## ddr2_test
module ddr2_test
	(
	input  wire          clk,
	input  wire          reset,
	input  wire          writes_en,
	input  wire          reads_en,
	input  wire          calib_done, 
	output reg           ib_re,
	input  wire [31:0]   ib_data,
	input  wire [7:0]    ib_count,  
	input  wire          ib_valid,
	input  wire          ib_empty,
	output reg           ob_we,
	output reg  [31:0]   ob_data,
	input  wire [9:0]    ob_count,
	output reg           p0_rd_en_o, 
	input  wire          p0_rd_empty,
	input  wire [31:0]   p0_rd_data,
	input  wire          p0_cmd_full,
	output reg           p0_cmd_en,
	output reg  [2:0]    p0_cmd_instr,
	output reg  [29:0]   p0_cmd_byte_addr,
	output wire [5:0]    p0_cmd_bl_o, 
	input  wire          p0_wr_full,
	output reg           p0_wr_en,
	output reg  [31:0]   p0_wr_data,
	output wire [3:0]    p0_wr_mask,
	output reg [26:0]		MEMORY_COUNT  
	);
Size: roughly 830 cells after synthesis, roughly 230 I/O pins, ~8300 um2 of cells after synthesis.
clock: 2.43 ns
lec_check: 0
cap_margin: 20
core_margin: 2
core_utilization: 40
place_density: 0.6
slew_margin: 20
run.sh (not shown) runs the stock make flow with config.mk's settings and CLKGATE_MAP_FILE=.
The starting point produced a clean layout.
Edit:
--- a/flow/config.mk
+++ b/flow/config.mk
@@ -8,5 +8,5 @@
 export CAP_MARGIN = 20
 export CORE_MARGIN = 2
-export CORE_UTILIZATION = 40
+export CORE_UTILIZATION = 58
 export PLACE_DENSITY = 0.6
 export SLEW_MARGIN = 20
==> flow/constraint.sdc (replaced) <==
create_clock -name core_clock -period 1.35 [get_ports {clk}]
set_input_delay 0.2700 -clock core_clock [delete_from_list [all_inputs] [get_ports {clk}]]
set_output_delay 0.2700 -clock core_clock [all_outputs]
set_load 0.01 [all_outputs]
The new run failed in clock tree synthesis with DPL-0038.
Die size came out lower by a quarter to a third.
Synthesized cell count is unchanged.
Area after synthesis stays the same.
Edit:
--- a/flow/config.mk
+++ b/flow/config.mk
@@ -8,5 +8,5 @@
 export CAP_MARGIN = 20
 export CORE_MARGIN = 2
-export CORE_UTILIZATION = 58
-export PLACE_DENSITY = 0.6
+export CORE_UTILIZATION = 56
+export SETUP_SLACK_MARGIN = -0.13
 export SLEW_MARGIN = 20
The changed run stopped in global routing with DPL-0038.
Die size rose by 3.5%.
Synthesized area stays the same.
Synthesized cell count does not change.
Edit:
--- a/flow/config.mk
+++ b/flow/config.mk
@@ -6,7 +6,8 @@
 export NUM_CORES = 4
 export LEC_CHECK = 0
+export ABC_AREA = 1
 export CAP_MARGIN = 20
 export CORE_MARGIN = 2
-export CORE_UTILIZATION = 56
-export SETUP_SLACK_MARGIN = -0.13
+export CORE_UTILIZATION = 45
+export PLACE_DENSITY = 0.6
 export SLEW_MARGIN = 20
==> flow/constraint.sdc (replaced) <==
create_clock -name core_clock -period 1.07 [get_ports {clk}]
set_input_delay 0.2140 -clock core_clock [delete_from_list [all_inputs] [get_ports {clk}]]
set_output_delay 0.2140 -clock core_clock [all_outputs]
set_load 0.01 [all_outputs]
- The changed run finished but fails on negative setup slack
- synthesized cell count went up by 29%
- die area came out higher by 30%
- area after synthesis went up by 5.2%

ddr2_test again, from the RTL that the note above started with.
Settings: LEC_CHECK=0, CAP_MARGIN=20, CORE_MARGIN=2, CORE_UTILIZATION=71, CTS_CLUSTER_SIZE=37, PLACE_DENSITY_LB_ADDON=0.01, SETUP_SLACK_MARGIN=0.58, SLEW_MARGIN=20; clock period 2.31 ns.
The baseline aborted during clock tree synthesis (4_1_cts).
Rerun with:
CORE_UTILIZATION = 58   (was 71)
CTS_CLUSTER_SIZE = unset   (was 37)
PLACE_DENSITY = 0.6   (was unset)
PLACE_DENSITY_LB_ADDON = unset   (was 0.01)
SETUP_SLACK_MARGIN = unset   (was 0.58)
clock period = 2.05 ns   (was 2.31 ns; I/O delays follow)
Outcome: The new run completed with no timing, DRC or antenna violations; die area is higher by about 22%; area after synthesis is unchanged; synthesized cell count stays the same.

ddr2_test again, from the RTL that the note above started with.
make LEC_CHECK=0 CAP_MARGIN=30 CELL_PAD_IN_SITES_DETAIL_PLACEMENT=1 CORE_MARGIN=3 CORE_UTILIZATION=44 CTS_CLUSTER_SIZE=39 SETUP_SLACK_MARGIN=-0.07 SLEW_MARGIN=5 TNS_END_PERCENT=15 finish   # period 3.4 ns
Change:
CELL_PAD_IN_SITES_DETAIL_PLACEMENT = 2   (was 1)
CORE_MARGIN = 2   (was 3)
CTS_CLUSTER_SIZE = 70   (was 39)
SETUP_SLACK_MARGIN = not set   (was -0.07)
SLEW_MARGIN = 20   (was 5)
TNS_END_PERCENT = not set   (was 15)
=>
- With this change the flow stopped in clock tree synthesis, error DPL-0033
- area after synthesis stays the same
- die size fell by 2.8%
- synthesized cell count does not change
Change:
CAP_MARGIN = 20   (was 30)
CELL_PAD_IN_SITES_DETAIL_PLACEMENT = not set   (was 2)
CORE_UTILIZATION = 56   (was 44)
CTS_CLUSTER_SIZE = not set   (was 70)
SETUP_SLACK_MARGIN = 0.35   (was not set)
clock period = 1.35 ns   (was 3.4 ns; I/O delays follow)
Outcome:
- The new run ended with an error in clock tree synthesis, error DPL-0033
- area after synthesis does not change
- die size shrinks by 21%
- synthesized cell count is unchanged
Change:
CORE_UTILIZATION = 40   (was 56)
SETUP_SLACK_MARGIN = 0.36   (was 0.35)
The new run finished but fails on negative setup slack.
Synthesized cell count does not change.
Die area climbs by 39%.
Synthesized area is unchanged.
Change:
CORE_UTILIZATION = 58   (was 40)
SETUP_SLACK_MARGIN = -0.05   (was 0.36)
clock period = 1.99 ns   (was 1.35 ns; I/O delays follow)
The changed run finished with negative setup slack left.
Via count is lower by 13%.
Clock power is lower by 29%.
Die area shrinks by 30%.
Utilization is higher by 7.8 points.
Global-route usage grows by 3.8 points.
Routed wire length goes down by 26%.
Change:
CORE_UTILIZATION = 40   (was 58)
PLACE_DENSITY = 0.6   (was not set)
SETUP_SLACK_MARGIN = not set   (was -0.05)
clock period = 3.0 ns   (was 1.99 ns; I/O delays follow)
Now the flow produced a clean layout.
Global-route usage falls by 9.9 points.
Setup slack is better by 0.65 ns.
Hold slack improved by 0.054 ns.
Power is lower by 34%.
Clock-buffer cell count is lower by 6.
Synthesized cell count does not change.
Non-clock buffer count fell by 53.
Wire length falls by 6.4%.
Area after synthesis is unchanged.
No activity file was given, so power comes from the tool's default toggle rates.
